==> flow/design.v (excerpt) <==
module AudDSP (
    input i_rst_n,
    input i_clk,
    input i_start,  
    input i_pause,  
    input [2:0] i_speed,
    input i_is_slow,
    input i_slow_mode,
    input i_daclrck,                
    input signed [15:0] i_sram_data,
    input [19:0] i_sram_stop_addr,  
    output signed [15:0] o_dac_data,
    output o_en,                    
    output o_is_pause,
    output [19:0] o_sram_addr
);
    localparam S_IDLE = 0;
    localparam S_PAUSE = 1;
    localparam S_PLAY = 2;
    localparam S_EMPTY = 3;
    reg [2:0] state_r, state_w;
    reg is_pause_r, is_pause_w;
    reg is_slow_r, is_slow_w;
    reg slow_mode_r, slow_mode_w;
    reg [2:0] speed_r, speed_w;
    reg [3:0] slow_counter_r, slow_counter_w;
    reg [1:0] get_data_counter_r, get_data_counter_w;
    reg [19:0] addr_r, addr_w;
    reg signed [15:0] sram_data_r, sram_data_w, sram_data_next_r, sram_data_next_w;
    reg [15:0] o_data_r, o_data_w;
    assign o_en = !i_daclrck;
    assign o_dac_data = o_data_r;
    assign o_sram_addr = addr_r;
    assign o_is_pause = is_pause_r;
    always @(*) begin
        state_w = state_r;
        case(state_r)
  ...
Size: about 6000 cells after synthesis, roughly 33000 sq um of cells after synthesis.
export LEC_CHECK = 0
export ABC_AREA = 1
export CAP_MARGIN = 20
export CORE_MARGIN = 2
export CORE_UTILIZATION = 72
export CTS_CLUSTER_DIAMETER = 257
export CTS_CLUSTER_SIZE = 100
export PLACE_DENSITY = 0.42
export SETUP_SLACK_MARGIN = 5.0
export SLEW_MARGIN = 20
export TNS_END_PERCENT = 30
create_clock -name core_clock -period 48.7 [get_ports {i_clk}]
run.sh (not shown) runs the stock make flow with config.mk's settings and CLKGATE_MAP_FILE=.
The starting point failed in 5_1_grt (GRT-0232).
Next try:
Settings changed: CORE_UTILIZATION 72 to 52, CTS_CLUSTER_DIAMETER 257 to not set, CTS_CLUSTER_SIZE 100 to not set, PLACE_DENSITY 0.42 to not set, SETUP_SLACK_MARGIN 5.0 to not set, TNS_END_PERCENT 30 to not set.
Clock period 48.7 ns to 67.0 ns, I/O delays scaled along.
The changed run produced a clean layout.
Die size rose by 38%.
Synthesized cell count is unchanged.
Synthesized area stays the same.
Next try:
Settings changed: CORE_UTILIZATION 52 to 72, CTS_CLUSTER_SIZE set to 100, PLACE_DENSITY set to 0.42, TNS_END_PERCENT set to 30.
Clock period 67.0 ns to 50.6 ns, I/O delays scaled along.
After rerunning:
- The new run produced a clean layout
- first-iteration DRC count came out higher by well over a third
- final area came out higher by a little under a tenth
- wire length came out higher by a few percent
- worst setup slack degrades by 5.2 ns
Next try:
Settings changed: ABC_AREA 1 to not set, CORE_UTILIZATION 72 to 65, CTS_CLUSTER_SIZE 100 to not set, PLACE_DENSITY 0.42 to not set, TNS_END_PERCENT 30 to not set.
Clock period 50.6 ns to 87.7 ns, I/O delays scaled along.
Effect: Die size shrinks by a little under a tenth. Cell area shrinks by about a fifth. Clock-buffer cell count does not change. Register-to-register slack gains 4.1 ns. Via count shrinks by about a fifth. Global-route usage shrinks by 1.8 points. Routed wire length shrinks by about a fifth. First-iteration DRC count shrinks by a little under a tenth.

---

Setup of v33:
AudDSP again, from the RTL that the note above started with.
Settings: LEC_CHECK=0, ABC_AREA=1, CAP_MARGIN=0, CORE_MARGIN=2, CORE_UTILIZATION=71, CTS_CLUSTER_DIAMETER=44, CTS_CLUSTER_SIZE=31, GPL_TIMING_DRIVEN=1, HOLD_SLACK_MARGIN=0.3, MAX_ROUTING_LAYER=met4, PLACE_DENSITY_LB_ADDON=0.2, SETUP_SLACK_MARGIN=5.0, SLEW_MARGIN=20; clock period 50.1 ns.
v33 did not finish; the tool stopped in global routing with error GRT-0232.
Modified inputs, v24 compared to v33
# v33
export LEC_CHECK = 0
export ABC_AREA = 1
export CAP_MARGIN = 0
export CORE_MARGIN = 2
export CORE_UTILIZATION = 71
export CTS_CLUSTER_DIAMETER = 44
export CTS_CLUSTER_SIZE = 31
export GPL_TIMING_DRIVEN = 1
export HOLD_SLACK_MARGIN = 0.3
export MAX_ROUTING_LAYER = met4
export PLACE_DENSITY_LB_ADDON = 0.2
export SETUP_SLACK_MARGIN = 5.0
export SLEW_MARGIN = 20
create_clock -name core_clock -period 50.1 [get_ports {i_clk}]
# v24
export LEC_CHECK = 0
export CAP_MARGIN = 20
export CORE_MARGIN = 2
export CORE_UTILIZATION = 40
export SLEW_MARGIN = 20
create_clock -name core_clock -period 87.7 [get_ports {i_clk}]
Findings:
Status for v33 and v24: clean finish in v24 only. v33 terminated abnormally: global routing reported GRT-0232. v24 vs. v33: synthesized area shrank by 16%, floorplan die area increased about 50%, synthesized cell count fell 34%, overall die width has increased. Diff v33 -> v24: number of clock sinks did not really move; number of register bits inferred by synthesis held; area of the placeable core went up about 50%; total of cells resized after clock tree synthesis now smaller. Cmp v24 vs v33: post-synthesis sequential area ratio higher in v24.
For v17, these inputs were changed with respect to v24:
# v24
export LEC_CHECK = 0
export CAP_MARGIN = 20
export CORE_MARGIN = 2
export CORE_UTILIZATION = 40
export SLEW_MARGIN = 20
create_clock -name core_clock -period 87.7 [get_ports {i_clk}]
# v17
export LEC_CHECK = 0
export CAP_MARGIN = 20
export CORE_MARGIN = 2
export CORE_UTILIZATION = 40
export GPL_ROUTABILITY_DRIVEN = 0
export SLEW_MARGIN = 25
create_clock -name core_clock -period 100.0 [get_ports {i_clk}]
Notes after the runs:
Sort v24 and v17 by layout overhead on the synthesized area asc -> top: v17. Post-synthesis sequential area ratio came out exactly the same in v24 and v17. In v17, the fmax came out about 5% below the value in v24.
The following lists how v36 was set up differently from v17:
# v17
export LEC_CHECK = 0
export CAP_MARGIN = 20
export CORE_MARGIN = 2
export CORE_UTILIZATION = 40
export GPL_ROUTABILITY_DRIVEN = 0
export SLEW_MARGIN = 25
create_clock -name core_clock -period 100.0 [get_ports {i_clk}]
# v36
export LEC_CHECK = 0
export CAP_MARGIN = 30
export CORE_MARGIN = 2
export CORE_UTILIZATION = 68
export CTS_CLUSTER_DIAMETER = 43
export GPL_ROUTABILITY_DRIVEN = 0
export MAX_ROUTING_LAYER = met4
export PLACE_DENSITY = 0.54
export SLEW_MARGIN = 20
create_clock -name core_clock -period 100.0 [get_ports {i_clk}]
==> comparison <==
- Combinational gate area delta (v36 -> v17): insignificant
- Max global-route usage across v36 and v17: v36
- Largest net degree at the start of global routing, v36 and v17, lower one = v17.
--- input diff v36..v13 ---
# v36
export LEC_CHECK = 0
export CAP_MARGIN = 30
export CORE_MARGIN = 2
export CORE_UTILIZATION = 68
export CTS_CLUSTER_DIAMETER = 43
export GPL_ROUTABILITY_DRIVEN = 0
export MAX_ROUTING_LAYER = met4
export PLACE_DENSITY = 0.54
export SLEW_MARGIN = 20
create_clock -name core_clock -period 100.0 [get_ports {i_clk}]
# v13
export LEC_CHECK = 0
export CAP_MARGIN = 30
export CELL_PAD_IN_SITES_GLOBAL_PLACEMENT = 3
export CORE_MARGIN = 2
export CORE_UTILIZATION = 68
export CTS_CLUSTER_DIAMETER = 43
export GPL_ROUTABILITY_DRIVEN = 1
export MAX_ROUTING_LAYER = met4
export PLACE_DENSITY = 0.54
export SLEW_MARGIN = 0
create_clock -name core_clock -period 100.0 [get_ports {i_clk}]
### Flow results
Share of synthesized registers carrying an async set or reset of v36 is on par with v13. As far as share of the core filled by cells before placement goes, v13 and v36 are indistinguishable; the numbers are identical. Diff v36..v13 | synthesized area | unchanged. As far as part of the Yosys area used for sequential elements goes, v13 and v36 are indistinguishable; the numbers are identical. Reported for v36 and v13, floorplan die width turned out identical to the last digit. Comparing v36 against v13, there is no change at all in synthesized area per cell. v13 and v36 ended up with roughly the same standard cell core area. Comparing v36 against v13, there is no change at all in die area. Between v36 and v13, the difference in chip area estimate from yosys synthesis is negligible. The flow ran to completion for all of v36 and v13 but v13, which stopped partway. Comparing v13 against v36, there is no change at all in number of cells produced by synthesis.
